// cpu
module cpu(clk,reset,s,load,in,out,N,V,Z,w);
  input clk, reset, s, load;
  input [15:0] in;
  output [15:0] out;
  output N, V, Z, w;
  wire [15:0] instruction_out;
  wire loada,loadb,loads,loadc,write,asel,bsel;
  wire [2:0] status;
  wire [1:0] op, ALUop, shift, vsel;
  wire [2:0] opcode, readnum, writenum, nsel;  
  wire [15:0] sximm5, sximm8; 
  wire [15:0] mdata = 16'b0;
  wire [7:0] PC = 8'b0;
  vDFFE #(16) instruct_reg(clk, load , in, instruction_out);  
  instruct_decoder decoder(   .instruction_out(instruction_out),
			        .nsel(nsel),
				.opcode(opcode),
				.op(op),
				.ALUop(ALUop),
				.sximm5(sximm5),
				.sximm8(sximm8),
				.shift(shift),
				.readnum(readnum),
				.writenum(writenum)
  );
  FSM state_machine(    .clk(clk),
			.reset(reset),
			.s(s),
			.w(w),
			.opcode(opcode),
			.op(op),
			.nsel(nsel),
			.loada(loada),
			.loadb(loadb),
			.loadc(loadc),
			.loads(loads),
			.vsel(vsel),
			.write(write),
			.asel(asel),
			.bsel(bsel)
  );
  datapath DP(          .clk(clk),
			.readnum(readnum),
			.writenum(writenum),
			.write(write),
			.vsel(vsel),
			.loada(loada),
			.loadb(loadb),
			.loadc(loadc),
			.loads(loads),
			.shift(shift),
  ...
Size in the first run: roughly 210 flip-flops, roughly 40 I/O pins, roughly 10000 um^2 of cells after synthesis.
==> flow/config.mk <==
export PLATFORM = sky130hd
export DESIGN_NAME = cpu
export DESIGN_NICKNAME = cpu
export VERILOG_FILES = /design/flow/design.v
export SDC_FILE = /design/flow/constraint.sdc
export NUM_CORES = 4
export LEC_CHECK = 0
export CAP_MARGIN = 20
export CELL_PAD_IN_SITES_DETAIL_PLACEMENT = 1
export CORE_ASPECT_RATIO = 0.6
export CORE_MARGIN = 2
export CORE_UTILIZATION = 64
export CTS_CLUSTER_DIAMETER = 249
export GPL_ROUTABILITY_DRIVEN = 0
export HOLD_SLACK_MARGIN = 0.24
export MIN_ROUTING_LAYER = met2
export SLEW_MARGIN = 35
export TNS_END_PERCENT = 70
==> flow/constraint.sdc <==
create_clock -name core_clock -period 7.0 [get_ports {clk}]
set_input_delay 1.4000 -clock core_clock [delete_from_list [all_inputs] [get_ports {clk}]]
set_output_delay 1.4000 -clock core_clock [all_outputs]
set_load 0.01 [all_outputs]
run.sh (not shown) runs the stock make flow with config.mk's settings and CLKGATE_MAP_FILE=.
The baseline never finished: it broke off in global routing.
Edit:
Settings changed: ABC_AREA set to 1, CELL_PAD_IN_SITES_DETAIL_PLACEMENT 1 to unset, CORE_ASPECT_RATIO 0.6 to unset, CORE_UTILIZATION 64 to 70, CTS_CLUSTER_DIAMETER 249 to unset, CTS_CLUSTER_SIZE set to 32, GPL_ROUTABILITY_DRIVEN 0 to unset, HOLD_SLACK_MARGIN 0.24 to 0.29, MIN_ROUTING_LAYER met2 to unset, SLEW_MARGIN 35 to 20, TNS_END_PERCENT 70 to unset.
Clock period 7.0 ns to 3.8 ns, I/O delays scaled along.
The changed run completed, yet does not pass: negative setup slack.
Die size came out lower by a little under a tenth.
Synthesized cell count came out higher by roughly a tenth.
Area after synthesis came out higher slightly.
Edit:
Settings changed: ABC_AREA 1 to 0, CTS_CLUSTER_SIZE 32 to 31, HOLD_SLACK_MARGIN 0.29 to unset, PLACE_DENSITY set to 0.37, SETUP_SLACK_MARGIN set to -0.3.
Clock period 3.8 ns to 3.69 ns, I/O delays scaled along.
Effect:
- The new run produced a layout that fails on negative setup slack
- clock skew came out lower by 0.0034 ns
- power climbs by 4.1%
- final area rose by 2.2%
- die size went down by 0.66%
- first-iteration DRC count goes up by 34%
- wire length is higher by 14%
- flip-flop count stays the same
- via count went up by 4.5%
- synthesized cell count goes down by 11%
- synthesized area shrinks by 0.68%
- sequential share of layout area went down by 1.1 points

========
job 9044:
cpu again, from the RTL that the note above started with.
==> flow/config.mk <==
export PLATFORM = sky130hd
export DESIGN_NAME = cpu
export DESIGN_NICKNAME = cpu
export VERILOG_FILES = /design/flow/design.v
export SDC_FILE = /design/flow/constraint.sdc
export NUM_CORES = 4
export LEC_CHECK = 0
export ABC_AREA = 1
export CAP_MARGIN = 20
export CELL_PAD_IN_SITES_DETAIL_PLACEMENT = 1
export CELL_PAD_IN_SITES_GLOBAL_PLACEMENT = 3
export CORE_ASPECT_RATIO = 1.05
export CORE_MARGIN = 6
export CORE_UTILIZATION = 64
export CTS_CLUSTER_DIAMETER = 42
export CTS_CLUSTER_SIZE = 57
export GPL_ROUTABILITY_DRIVEN = 0
export HOLD_SLACK_MARGIN = 0.26
export MAX_ROUTING_LAYER = met5
export SLEW_MARGIN = 20
export TNS_END_PERCENT = 20
==> flow/constraint.sdc <==
create_clock -name core_clock -period 3.92 [get_ports {clk}]
set_input_delay 0.7840 -clock core_clock [delete_from_list [all_inputs] [get_ports {clk}]]
set_output_delay 0.7840 -clock core_clock [all_outputs]
set_load 0.01 [all_outputs]
Job 9044 did not finish; a tool error ended it in global placement without I/O (3_1_place_gp_skip_io).
What job 9041 does differently from job 9044 at the input level:
- a deleted CTS_CLUSTER_DIAMETER that had been 42
- an added SETUP_SLACK_MARGIN of -0.3
- a change of CTS_CLUSTER_SIZE from 57 to 31
- a deleted TNS_END_PERCENT that had been 20
- a deleted GPL_ROUTABILITY_DRIVEN that had been 0
- a deleted CORE_ASPECT_RATIO that had been 1.05
- a change of CORE_MARGIN from 6 to 2
- a deleted CELL_PAD_IN_SITES_DETAIL_PLACEMENT that had been 1
- a deleted CELL_PAD_IN_SITES_GLOBAL_PLACEMENT that had been 3
- a change of CORE_UTILIZATION from 64 to 70
- a deleted HOLD_SLACK_MARGIN that had been 0.26
- a deleted MAX_ROUTING_LAYER that had been met5
- a change of the clock period (ns, I/O delays scaled along) from 3.92 to 3.01
## What came out
- Although job 9041 finished all stages, its layout failed final checks on negative setup slack.
- Number of cell instances after yosys synthesis delta (job 9044 -> job 9041): insignificant
- Compared job 9041 vs job 9044, and core utilization before placement is up in job 9041.
- Re simple-gate share of the synthesized area: no difference whatsoever between job 9041 and job 9044.
- Job 9041 — floorplan die height about 12% lower, job 9044 as reference
- The die outline area in job 9044 is 1.2 times that in job 9041.
- Summary — area of the core, job 9041 relative to job 9044: lower, by about 8%.
diff inputs: job 9041 => job 4847
- a deleted ABC_AREA that had been 1
- a deleted CTS_CLUSTER_SIZE that had been 31
- a change of CORE_UTILIZATION from 70 to 58
- a change of SETUP_SLACK_MARGIN from -0.3 to 0.88
- a change of the clock period (ns, I/O delays scaled along) from 3.01 to 3.04
Notes after the runs:
None of the runs job 9041 and job 4847 ends with a clean layout.
What the final checks of job 4847 revealed, after a flow that finished every stage, was a layout that fails on negative setup slack.
Relative to job 9041, the total power measured on job 4847 has increased by more than 10%.
Diff job 9041 -> job 4847 | headroom to the max-slew limit | decrease of 14 points
Job 9041 → job 4847: final design instance area without fill moved up; maximum number of pins on one net before global-route repair climbed 8; buffers plus inverters on the worst setup path down 3; worst-case setup margin in the final layout lost 230 ps; number of instances resized during post-cts repair increased about 170%.
Comparing job 9041 and job 4847, the higher non-clock buffer contribution to total cell area is on job 4847.
NOTE: share of the yosys chip area belonging to registers in job 4847 exceeds that of job 9041
Job 4847 -> job 9041: detailed-route via count flat
Compared with job 9041, job 4847 shows a chip area estimate from yosys synthesis that is 0.68% lower.
Here is what was changed in the inputs of job 7632 compared with job 4847.
- a change of CORE_UTILIZATION from 58 to 40
- a deleted SETUP_SLACK_MARGIN that had been 0.88
- a change of the clock period (ns, I/O delays scaled along) from 3.04 to 5.41
## What came out
Logic gate fraction of the total cell area, job 7632 and job 4847, higher one = job 4847. Compared with job 4847, job 7632 shows a higher sequential share of layout area. Job 7632 went all the way through the flow, and no timing, DRC or antenna check failed. Job 7632 vs job 4847, slew at the pin closest to its max-slew limit went down by 150 ps. Compared with job 4847, post-detailed-route via-to-cell ratio in job 7632 decreased by more than 10%. Power share of the sequential group in job 7632 vs job 4847: up 5.6 points. Going from job 4847 to job 7632, final setup slack of the worst path went up by 1710 ps; critical path depth went up by 1.
Changes in job 6234 relative to job 7632:
- an added MIN_ROUTING_LAYER of met2
- an added CTS_CLUSTER_DIAMETER of 249
- a change of the clock period (ns, I/O delays scaled along) from 5.41 to 7.0
## What came out
Job 6234 ended up with sky130_fd_sc_hd__or4_1 as its slowest stage cell on the critical path; job 7632 ended up with sky130_fd_sc_hd__edfxtp_1.
Per the comparison of job 6234 with job 7632, net count of the finished layout lost 1.1%; core utilization of the finished layout saw a decrease; highest clock frequency the design can meet saw a decrease; sequential share of layout area +0.43 points.
Compared with job 7632, in job 6234 wire length of the first global-routing pass up 530 um, routed wire length per instance up 0.99 um.
Cmp job 7632 and job 6234 / depth of the critical timing path with buffers and inverters included / lower: job 6234
Delta (job 6234 minus job 7632): final standard cell count with taps included and fillers excluded went down, total length of routed wires went up, total non-filler cell area in the finished layout went down.
What job 3449 does differently from job 6234 at the input level:
- a change of CORE_UTILIZATION from 40 to 66
- a deleted CTS_CLUSTER_DIAMETER that had been 249
- a deleted MIN_ROUTING_LAYER that had been met2
- a change of the clock period (ns, I/O delays scaled along) from 7.0 to 4.2
Results
- In job 3449 the implementation ran to completion but is not tape-out ready, as the final checks report negative setup slack.
- Per the comparison of job 3449 with job 6234, total power grew by 0.0020 W; sequential share of the synthesized area held steady.
- Cell area after layout: job 6234 and job 3449 compared, higher one is job 3449
- Job 3449 against job 6234: worst stage delay on the critical path fell by 300 ps; power per cell area rose by about 56%.
- Of job 6234 and job 3449, the run reporting the lower global-route usage was job 6234.
- Share of synthesized cell area in and, or, nand and nor gates: job 3449 vs job 6234 identical
Power and IR drop assume default switching activity.
